==> flow/design.v (excerpt) <==
module pwm_hw(
input clk,      			 
input reset,  			     
input red,                   
input green,                 
input blue,                  
output [19:0] Red_High_HW,   
output [19:0] Red_Low_HW,    
output [19:0] Green_High_HW, 
output [19:0] Green_Low_HW,  
output [19:0] Blue_High_HW,  
output [19:0] Blue_Low_HW    
             );
For scale: about 910 cells after synthesis, ~130 I/O pins, ~7100 µm² of cells after synthesis.
clock: 1.53 ns
lec_check: 0
abc_area: 1
cap_margin: 30
cell_pad_in_sites_detail_placement: 2
core_aspect_ratio: 0.57
core_margin: 9
core_utilization: 20
cts_cluster_diameter: 363
cts_cluster_size: 32
gpl_routability_driven: 0
max_routing_layer: met5
min_routing_layer: met1
place_density_lb_addon: 0.01
slew_margin: 0
tns_end_percent: 90
run.sh (not shown) runs the stock make flow with config.mk's settings and CLKGATE_MAP_FILE=.
Next try:
--- a/flow/config.mk
+++ b/flow/config.mk
@@ -8,2 +8,2 @@
-export ABC_AREA = 1
-export CAP_MARGIN = 30
+export ABC_AREA = 0
+export CAP_MARGIN = 20
@@ -12,4 +12,2 @@
-export CORE_MARGIN = 9
-export CORE_UTILIZATION = 20
-export CTS_CLUSTER_DIAMETER = 363
-export CTS_CLUSTER_SIZE = 32
+export CORE_MARGIN = 6
+export CORE_UTILIZATION = 42
@@ -16,0 +15 @@
+export HOLD_SLACK_MARGIN = 0.27
@@ -18 +17 @@
-export MIN_ROUTING_LAYER = met1
+export MIN_ROUTING_LAYER = met2
@@ -20,2 +19,2 @@
-export SLEW_MARGIN = 0
-export TNS_END_PERCENT = 90
+export SLEW_MARGIN = 10
+export TNS_END_PERCENT = 85
Outcome: The changed run ended with an error in clock tree synthesis. Synthesized area went up by 2.3%. Synthesized cell count came out lower by 23%. Die size went down by 52%.

build 89:
pwm_hw again, from the RTL that the note above started with.
// pwm_hw
module pwm_hw(
input clk,      			 
input reset,  			     
input red,                   
input green,                 
input blue,                  
output [19:0] Red_High_HW,   
output [19:0] Red_Low_HW,    
output [19:0] Green_High_HW, 
output [19:0] Green_Low_HW,  
output [19:0] Blue_High_HW,  
output [19:0] Blue_Low_HW    
             );
clock: 1.32 ns
lec_check: 0
cap_margin: 20
core_aspect_ratio: 0.5
core_margin: 2
core_utilization: 72
cts_cluster_diameter: 94
place_density_lb_addon: 0.04
setup_slack_margin: 0.38
slew_margin: 20
tns_end_percent: 10
For build 89, the flow was terminated by a tool error in 3_3_place_gp and produced no final design.
Here is what was changed in the inputs of build 95 compared with build 89.
- PLACE_DENSITY_LB_ADDON: 0.04 -> 0.0
- CORE_ASPECT_RATIO: 0.5 -> unset
- TNS_END_PERCENT: 10 -> unset
--- outcome ---
No final results exist for build 95, since it was stopped by error FLW-0024 during 3_3_place_gp. Number of core rows of build 95 exceeds that of build 89 by more than a quarter. | die outline width | build 95 vs build 89 | 42 um lower |. Reported for build 89 and build 95, synthesized netlist cell count turned out identical to the last digit. From build 89 to build 95, flip-flop and latch count after synthesis did not move at all. Re yosys-reported design area after synthesis: no difference whatsoever between build 95 and build 89. Comparing build 89 against build 95, there is no change at all in netlist area before placement. Build 89 fits on a die that is larger than the die of build 95.
Edits applied to the flow inputs when going from build 95 to build 55:
- SETUP_SLACK_MARGIN: 0.38 -> -0.07
- CTS_CLUSTER_DIAMETER: 94 -> unset
- PLACE_DENSITY_LB_ADDON: 0.0 -> 0.24
### Flow results
- Not one of build 55 and build 95 finished clean.
- Build 95: it failed with a tool error in 3_3_place_gp, so there are no final results.
- Seen in the log of build 55: DPL-0038 during 4_1_cts, after which the run never completed.
- Synthesized cell count: build 95 vs build 55 identical
- Comparing build 55 against build 95, there is no change at all in xor and xnor fraction of the mapped netlist area.
- Reported for build 55 and build 95, area after synthesis turned out identical to the last digit.
- Die width came out exactly the same in build 55 and build 95.
> inputs changed (build 55 -> build 50)
- removing PLACE_DENSITY_LB_ADDON (formerly 0.24)
- changing CORE_UTILIZATION from 72 to 33
- removing SETUP_SLACK_MARGIN (formerly -0.07)
- setting PLACE_DENSITY to 0.6 for the first time
- changing the clock period (ns, I/O delays scaled along) from 1.32 to 1.79
Results
- Build 50 reached the end of the flow, and the finished layout is clean on the timing, design-rule and antenna checks.
- Build 55 is listed as incomplete: the tool reported an error in 4_1_cts and the run ended there.
- The post-detailed-placement half-perimeter wirelength of build 50 falls short of that of build 55 by 5900 um.
- The vertical die dimension number comes out higher for build 50 vs build 55.
- Compare build 55 and build 50 | worst setup slack before clock tree synthesis higher: build 50
